==> inputs of 01-01 <==
// distortion_correction
module distortion_correction #(
    parameter DATA_WIDTH = 16,
    parameter H_RES = 1280,
    parameter V_RES = 720
)(
    input clk,
    input rst_n,
    input [15:0] fx, fy,       
    input [15:0] cx, cy,       
    input [15:0] k1, k2, k3,   
    input valid_params,
    input [DATA_WIDTH-1:0] vin_data,
    input vin_de, vin_vs, vin_hs,
    input [9:0] pixel_x, pixel_y,
    output reg [DATA_WIDTH-1:0] vout_data,
    output reg vout_de, vout_vs, vout_hs,
    input [15:0] ram_rd_data,
    output reg [19:0] ram_rd_addr,
    output reg ram_rd_en
);
==> flow/config.mk <==
export PLATFORM = sky130hd
export DESIGN_NAME = distortion_correction
export DESIGN_NICKNAME = distortion_correction
export VERILOG_FILES = /design/flow/design.v
export SDC_FILE = /design/flow/constraint.sdc
export NUM_CORES = 4
export LEC_CHECK = 0
export ABC_AREA = 1
export CAP_MARGIN = 35
export CORE_MARGIN = 2
export CORE_UTILIZATION = 72
export CTS_CLUSTER_DIAMETER = 206
export CTS_CLUSTER_SIZE = 15
export HOLD_SLACK_MARGIN = 0.28
export PLACE_DENSITY = 0.87
export SETUP_SLACK_MARGIN = -0.56
export SLEW_MARGIN = 40
==> flow/constraint.sdc <==
create_clock -name core_clock -period 9.9 [get_ports {clk}]
set_input_delay 1.9800 -clock core_clock [delete_from_list [all_inputs] [get_ports {clk}]]
set_output_delay 1.9800 -clock core_clock [all_outputs]
set_load 0.01 [all_outputs]
run.sh (not shown) runs the stock make flow with config.mk's settings and CLKGATE_MAP_FILE=.
==> 03-05: changes against 01-01 <==
==> flow/config.mk (replaced) <==
export PLATFORM = sky130hd
export DESIGN_NAME = distortion_correction
export DESIGN_NICKNAME = distortion_correction
export VERILOG_FILES = /design/flow/design.v
export SDC_FILE = /design/flow/constraint.sdc
export NUM_CORES = 4
export LEC_CHECK = 0
export CAP_MARGIN = 20
export CORE_MARGIN = 2
export CORE_UTILIZATION = 36
export SLEW_MARGIN = 20
==> flow/constraint.sdc (replaced) <==
create_clock -name core_clock -period 16.9 [get_ports {clk}]
set_input_delay 3.3800 -clock core_clock [delete_from_list [all_inputs] [get_ports {clk}]]
set_output_delay 3.3800 -clock core_clock [all_outputs]
set_load 0.01 [all_outputs]
==> 10-19: changes against 01-01 <==
==> flow/config.mk (replaced) <==
export PLATFORM = sky130hd
export DESIGN_NAME = distortion_correction
export DESIGN_NICKNAME = distortion_correction
export VERILOG_FILES = /design/flow/design.v
export SDC_FILE = /design/flow/constraint.sdc
export NUM_CORES = 4
export LEC_CHECK = 0
export CAP_MARGIN = 0
export CELL_PAD_IN_SITES_DETAIL_PLACEMENT = 0
export CORE_MARGIN = 2
export CORE_UTILIZATION = 65
export CTS_CLUSTER_DIAMETER = 80
export CTS_CLUSTER_SIZE = 56
export GPL_TIMING_DRIVEN = 1
export HOLD_SLACK_MARGIN = 0.11
export PLACE_DENSITY_LB_ADDON = 0.03
export SETUP_SLACK_MARGIN = 3.1
export SLEW_MARGIN = 20
export TNS_END_PERCENT = 10
==> flow/constraint.sdc (replaced) <==
create_clock -name core_clock -period 12.2 [get_ports {clk}]
set_input_delay 2.4400 -clock core_clock [delete_from_list [all_inputs] [get_ports {clk}]]
set_output_delay 2.4400 -clock core_clock [all_outputs]
set_load 0.01 [all_outputs]
==> changes_impl.md <==
### Changed

* Status: complete, but fails checks
* # setup viols final at 8
* Die W at 385 um
* PnR worst setup slack at -2.31 ns
* Mi-comb count at approximately 8200
* Critical Path Start: r2[7]
* # nets final at 16800
* Reg2Reg Launch Point: r2[7]
* Layout check faults: negative setup slack
* Crit path largest cell delay at between 0.6 and 0.7 ns
* Routed WL at around 320000 um
* Number of global-route vias before repair at between 90000 and 100k
* H-tree depth at 1
* Final GP Congestion at ~1.0
[end of results for 01-01]
==> changes_impl.md <==
### Changed

* XOR-XNOR Cells, Area Fraction at roughly 4.2%
* H-tree depth at 2
* Critical Path Start: r2[3]
* Reg2Reg Launch Point: r2[3]
* Final setup TNS at 0 ns
* Met1 Track Usage GR at between 20% and 30%
* Die W at between 500 and 600 um
* # setup viols final at 0
* Final GP Congestion at between 0.8 and 0.9
* Number of global-route vias before repair at between 70000 and 80000
* # diodes at 5
* Mi-comb count at between 7000 and 8000
* # nets final at ~14000
* Post-layout util at approximately 39%
* PnR worst setup slack at 0.923 ns
* CTS max path bufs at 3
* Core area at around 0.28 sq mm
* Routed WL at about 250000 um
* Status: finished clean
* Seq area share at 7.28%
[end of results for 03-05]
==> changes_impl.md <==
### Changed

* Reg2Reg Launch Point: r2[6]
* Routed WL at 266000 um
* Final Hold Violation Tally at 0
* Core area at about 0.15 sq mm
* Critical Path Start: r2[6]
* Status: complete, but fails checks
* Die W at 397 um
* H-tree depth at 1
* PnR worst setup slack at -2.14 ns
* Layout check faults: negative setup slack
* Signal buffers at 718
* Mi-comb count at around 7300
* # setup viols final at 8
* # nets final at roughly 15000
[end of results for 10-19]

---

==> 08-04 <==
distortion_correction again, from the RTL that the note above started with.
make LEC_CHECK=0 ABC_AREA=1 CAP_MARGIN=30 CELL_PAD_IN_SITES_DETAIL_PLACEMENT=2 CELL_PAD_IN_SITES_GLOBAL_PLACEMENT=3 CORE_ASPECT_RATIO=1.1 CORE_MARGIN=2 CORE_UTILIZATION=72 CTS_CLUSTER_DIAMETER=400 GPL_ROUTABILITY_DRIVEN=0 MAX_ROUTING_LAYER=met4 MIN_ROUTING_LAYER=met2 SLEW_MARGIN=20 finish   # period 12.6 ns
==> 11-25 (differences from 08-04) <==
ABC_AREA = unset   (was 1)
CAP_MARGIN = 0   (was 30)
CELL_PAD_IN_SITES_DETAIL_PLACEMENT = unset   (was 2)
CELL_PAD_IN_SITES_GLOBAL_PLACEMENT = unset   (was 3)
CORE_ASPECT_RATIO = 0.5   (was 1.1)
CORE_MARGIN = 8   (was 2)
CORE_UTILIZATION = 40   (was 72)
CTS_CLUSTER_DIAMETER = 62   (was 400)
CTS_CLUSTER_SIZE = 10   (was unset)
GPL_ROUTABILITY_DRIVEN = unset   (was 0)
MAX_ROUTING_LAYER = unset   (was met4)
MIN_ROUTING_LAYER = unset   (was met2)
==> flow/constraint.sdc (replaced) <==
create_clock -name core_clock -period 20.0 [get_ports {clk}]
set_input_delay 4.0000 -clock core_clock [delete_from_list [all_inputs] [get_ports {clk}]]
set_output_delay 4.0000 -clock core_clock [all_outputs]
set_load 0.01 [all_outputs]
==> Flow_metrics.wiki <==
== Flow metrics ==
{| class="wikitable"
! Metric !! Value
|-
| Status || stopped before the end
|-
| Stage reached || global placement without I/O
|-
| Error that halted the flow || [ERROR GPL-0301] Utilization 148.368 % exceeds 100%.
|-
| Post-Synth XOR/XNOR Area || 3.137%
|-
| Total die size || 0.1480 mm2
|}
(the above is from 08-04)
==> Flow_metrics.wiki <==
=== Synthesis and place and route ===
{| class="wikitable"
! Metric !! Value
|-
| Post-Synth XOR/XNOR Area || 4.194%
|-
| Mux cell area share || 0.7750%
|-
| Status || no timing/DRC/antenna violations
|-
| Max Freq || 60.47 MHz
|-
| Total die size || 0.2683 mm2
|}
(the above is from 11-25)

---

==> inputs of tundra <==
==> flow/design.v <==
module distortion_correction #(
    parameter DATA_WIDTH = 16,
    parameter H_RES = 1280,
    parameter V_RES = 720
)(
    input clk,
    input rst_n,
    input [15:0] fx, fy,       
    input [15:0] cx, cy,       
    input [15:0] k1, k2, k3,   
    input valid_params,
    input [DATA_WIDTH-1:0] vin_data,
    input vin_de, vin_vs, vin_hs,
    input [9:0] pixel_x, pixel_y,
    output reg [DATA_WIDTH-1:0] vout_data,
    output reg vout_de, vout_vs, vout_hs,
    input [15:0] ram_rd_data,
    output reg [19:0] ram_rd_addr,
    output reg ram_rd_en
);
    localparam IDLE = 2'b00;
    localparam CALC = 2'b01;
    localparam WAIT = 2'b10;
    localparam OUT  = 2'b11;
    reg [1:0] state, next_state;
    reg signed [15:0] x_norm, y_norm;       
    reg signed [31:0] x2, y2, r2;           
    reg signed [31:0] r4, r6;               
    reg signed [31:0] distortion_factor;    
    reg signed [15:0] x_distorted, y_distorted;   
    reg [9:0] corrected_x, corrected_y;     
    reg [9:0] px_d1, py_d1, px_d2, py_d2;
    reg de_d1, vs_d1, hs_d1;
    reg de_d2, vs_d2, hs_d2;
    reg de_d3, vs_d3, hs_d3;
    reg [2:0] calc_cnt;
    always @(posedge clk or negedge rst_n) begin
        if (!rst_n) begin
            state <= IDLE;
        end else begin
            state <= next_state;
        end
    end
    always @(*) begin
        case (state)
            IDLE: next_state = (vin_de && valid_params) ? CALC : IDLE;
            CALC: next_state = (calc_cnt == 3'd4) ? WAIT : CALC;
            WAIT: next_state = OUT;
            OUT:  next_state = IDLE;
            default: next_state = IDLE;
        endcase
    end
    always @(posedge clk or negedge rst_n) begin
        if (!rst_n) begin
            calc_cnt <= 0;
            x_norm <= 0; y_norm <= 0;
            x2 <= 0; y2 <= 0; r2 <= 0;
            r4 <= 0; r6 <= 0;
            distortion_factor <= 0;
            x_distorted <= 0; y_distorted <= 0;
            corrected_x <= 0; corrected_y <= 0;
        end else begin
            case (state)
                IDLE: begin
                    calc_cnt <= 0;
                    if (vin_de && valid_params) begin
                        x_norm <= (pixel_x - cx);
                        y_norm <= (pixel_y - cy);
                    end
                end
                CALC: begin
                    calc_cnt <= calc_cnt + 1;
                    case (calc_cnt)
                        3'd0: begin
                            x2 <= x_norm * x_norm;
                            y2 <= y_norm * y_norm;
                        end
                        3'd1: begin
                            r2 <= x2 + y2;
                        end
                        3'd2: begin
                            r4 <= (r2 * r2) >> 16;   
                            r6 <= (r2 * r2 * r2) >> 24;
                        end
                        3'd3: begin
                            distortion_factor <= 32'h10000 + 
                                               ((k1 * r2) >> 8) + 
                                               ((k2 * r4) >> 8) + 
                                               ((k3 * r6) >> 8);
                        end
                        3'd4: begin
                            x_distorted <= (x_norm * distortion_factor) >> 16;
                            y_distorted <= (y_norm * distortion_factor) >> 16;
                        end
                    endcase
                end
                WAIT: begin
                    corrected_x <= cx + x_distorted;
                    corrected_y <= cy + y_distorted;
                end
                default: begin
                    calc_cnt <= 0;
                end
            endcase
        end
    end
    wire in_bounds = (corrected_x < H_RES) && (corrected_y < V_RES) && 
                    (corrected_x >= 0) && (corrected_y >= 0);
    always @(posedge clk or negedge rst_n) begin
        if (!rst_n) begin
            px_d1 <= 0; py_d1 <= 0; px_d2 <= 0; py_d2 <= 0;
            de_d1 <= 0; vs_d1 <= 0; hs_d1 <= 0;
            de_d2 <= 0; vs_d2 <= 0; hs_d2 <= 0;
            de_d3 <= 0; vs_d3 <= 0; hs_d3 <= 0;
            ram_rd_addr <= 0;
            ram_rd_en <= 0;
            vout_data <= 0;
            vout_de <= 0; vout_vs <= 0; vout_hs <= 0;
        end else begin
            px_d1 <= pixel_x; py_d1 <= pixel_y;
            px_d2 <= px_d1;   py_d2 <= py_d1;
            de_d1 <= vin_de; vs_d1 <= vin_vs; hs_d1 <= vin_hs;
            de_d2 <= de_d1;  vs_d2 <= vs_d1;  hs_d2 <= hs_d1;
            de_d3 <= de_d2;  vs_d3 <= vs_d2;  hs_d3 <= hs_d2;
            if (state == OUT) begin
                if (valid_params && de_d3 && in_bounds) begin
                    ram_rd_addr <= corrected_y * H_RES + corrected_x;
                    ram_rd_en <= 1'b1;
                end else begin
                    ram_rd_addr <= py_d2 * H_RES + px_d2;
                    ram_rd_en <= de_d3;
                end
            end else begin
                ram_rd_en <= 1'b0;
            end
            vout_data <= ram_rd_data;
            vout_de <= de_d3;
            vout_vs <= vs_d3;
            vout_hs <= hs_d3;
        end
    end
endmodule
==> flow/run.sh <==
#!/bin/bash
# the make line also repeats each setting of config.mk as NAME=value (left out here)
make -C /OpenROAD-flow-scripts/flow DESIGN_CONFIG=/design/flow/config.mk WORK_HOME=/design/flow/orfs CLKGATE_MAP_FILE= finish
==> flow/config.mk <==
export PLATFORM = sky130hd
export DESIGN_NAME = distortion_correction
export DESIGN_NICKNAME = distortion_correction
export VERILOG_FILES = /design/flow/design.v
export SDC_FILE = /design/flow/constraint.sdc
export NUM_CORES = 4
export LEC_CHECK = 0
export ABC_AREA = 0
export CAP_MARGIN = 0
export CELL_PAD_IN_SITES_DETAIL_PLACEMENT = 0
export CORE_MARGIN = 2
export CORE_UTILIZATION = 72
export CTS_CLUSTER_DIAMETER = 28
export CTS_CLUSTER_SIZE = 56
export GPL_TIMING_DRIVEN = 1
export HOLD_SLACK_MARGIN = 0.11
export PLACE_DENSITY = 0.35
export SETUP_SLACK_MARGIN = 2.68
export SLEW_MARGIN = 20
export TNS_END_PERCENT = 80
==> flow/constraint.sdc <==
create_clock -name core_clock -period 9.56 [get_ports {clk}]
set_input_delay 1.9120 -clock core_clock [delete_from_list [all_inputs] [get_ports {clk}]]
set_output_delay 1.9120 -clock core_clock [all_outputs]
set_load 0.01 [all_outputs]
==> violet: changes against tundra <==
- CAP_MARGIN: 0 -> 30
- CELL_PAD_IN_SITES_DETAIL_PLACEMENT: 0 -> 2
- CELL_PAD_IN_SITES_GLOBAL_PLACEMENT: unset -> 3
- CORE_ASPECT_RATIO: unset -> 1.1
- CORE_UTILIZATION: 72 -> 28
- CTS_CLUSTER_DIAMETER: 28 -> 400
- CTS_CLUSTER_SIZE: 56 -> unset
- GPL_ROUTABILITY_DRIVEN: unset -> 0
- GPL_TIMING_DRIVEN: 1 -> unset
- HOLD_SLACK_MARGIN: 0.11 -> unset
- MAX_ROUTING_LAYER: unset -> met4
- MIN_ROUTING_LAYER: unset -> met2
- PLACE_DENSITY: 0.35 -> unset
- SETUP_SLACK_MARGIN: 2.68 -> unset
- TNS_END_PERCENT: 80 -> unset
==> flow/constraint.sdc (replaced) <==
create_clock -name core_clock -period 28.1 [get_ports {clk}]
set_input_delay 5.6200 -clock core_clock [delete_from_list [all_inputs] [get_ports {clk}]]
set_output_delay 5.6200 -clock core_clock [all_outputs]
set_load 0.01 [all_outputs]
==> ember: changes against tundra <==
- ABC_AREA: 0 -> 1
- CAP_MARGIN: 0 -> 35
- CELL_PAD_IN_SITES_DETAIL_PLACEMENT: 0 -> unset
- CTS_CLUSTER_DIAMETER: 28 -> 206
- CTS_CLUSTER_SIZE: 56 -> 15
- GPL_TIMING_DRIVEN: 1 -> unset
- HOLD_SLACK_MARGIN: 0.11 -> 0.28
- PLACE_DENSITY: 0.35 -> 0.87
- SETUP_SLACK_MARGIN: 2.68 -> -0.56
- TNS_END_PERCENT: 80 -> unset
==> flow/constraint.sdc (replaced) <==
create_clock -name core_clock -period 9.9 [get_ports {clk}]
set_input_delay 1.9800 -clock core_clock [delete_from_list [all_inputs] [get_ports {clk}]]
set_output_delay 1.9800 -clock core_clock [all_outputs]
set_load 0.01 [all_outputs]
==> lagoon: changes against tundra <==
- ABC_AREA: 0 -> 1
- CAP_MARGIN: 0 -> 20
- CELL_PAD_IN_SITES_DETAIL_PLACEMENT: 0 -> unset
- CTS_CLUSTER_DIAMETER: 28 -> 347
- CTS_CLUSTER_SIZE: 56 -> 10
- GPL_TIMING_DRIVEN: 1 -> unset
- HOLD_SLACK_MARGIN: 0.11 -> -0.04
- PLACE_DENSITY: 0.35 -> unset
- SETUP_SLACK_MARGIN: 2.68 -> 2.33
- TNS_END_PERCENT: 80 -> 10
==> flow/constraint.sdc (replaced) <==
create_clock -name core_clock -period 9.6 [get_ports {clk}]
set_input_delay 1.9200 -clock core_clock [delete_from_list [all_inputs] [get_ports {clk}]]
set_output_delay 1.9200 -clock core_clock [all_outputs]
set_load 0.01 [all_outputs]
==> results <==
lagoon finished with setup timing left. ember produced a layout that fails on setup timing. violet went through all stages and came out clean. tundra reached the layout checks and failed them: setup timing.
Non-clock buffer count: violet < ember < lagoon < tundra.
Worst hold slack: tundra < violet < ember < lagoon.
Against lagoon, the die size of tundra is smaller by about 3.7%.
Worst setup slack: tundra < lagoon < ember < violet.
The lowest wire length belongs to tundra, the highest to violet.
In flip-flop count, ember and tundra do not differ.
Synthesized cell count is the same in lagoon and ember.
The lowest global-route usage belongs to violet, the highest to ember.
==> figures <==
quantity                                                                     ember                    lagoon                    tundra             violet
Row count                                                                      139                       139                       137                230
Outcome                                                   finished with violations  finished with violations  finished with violations  no timing/DRC/antenna violations
Reasons for failing layout checks                                     setup timing              setup timing              setup timing                  -
Shortest clock period the worst path allows after layout                  12.13 ns                  12.28 ns                  14.18 ns           17.47 ns
Area of placed instances                                               0.113 sq mm               0.113 sq mm               0.109 sq mm        0.108 sq mm
Period utilisation layout                                                     123%                      128%                      148%              62.2%
Synth top area share                                                         43.6%                     43.6%                     45.3%              45.3%
Clock buffers and inverters, area share                                     0.574%                    0.931%                     2.71%              1.46%
Initial Util                                                                 72.6%                     72.6%                     72.2%              28.1%
Final Worst Setup Slack                                                   -2.23 ns                  -2.68 ns                  -4.62 ns           10.63 ns
Horizontal die size                                                         385 um                    385 um                    377 um             575 um
Total via count in the routed design                                         87000                     86200                     78400              96400
Unique cell type count in the Yosys netlist                                     68                        68                        77                 77
Synthesized chip area reported by yosys                                0.104 sq mm               0.104 sq mm               0.100 sq mm        0.100 sq mm
Number of buffers created by CTS                                                24                        37                        84                 46
Critical path endpoint                                           r6[6]$_DFFE_PN0P_         r6[6]$_DFFE_PN0P_         r6[7]$_DFFE_PN0P_  r6[7]$_DFFE_PN0P_
Sum of met2 wire segment lengths after detailed routing                  150000 um                 147000 um                 146000 um          203000 um
Antenna violations before repair                                                 9                         8                         9                 31
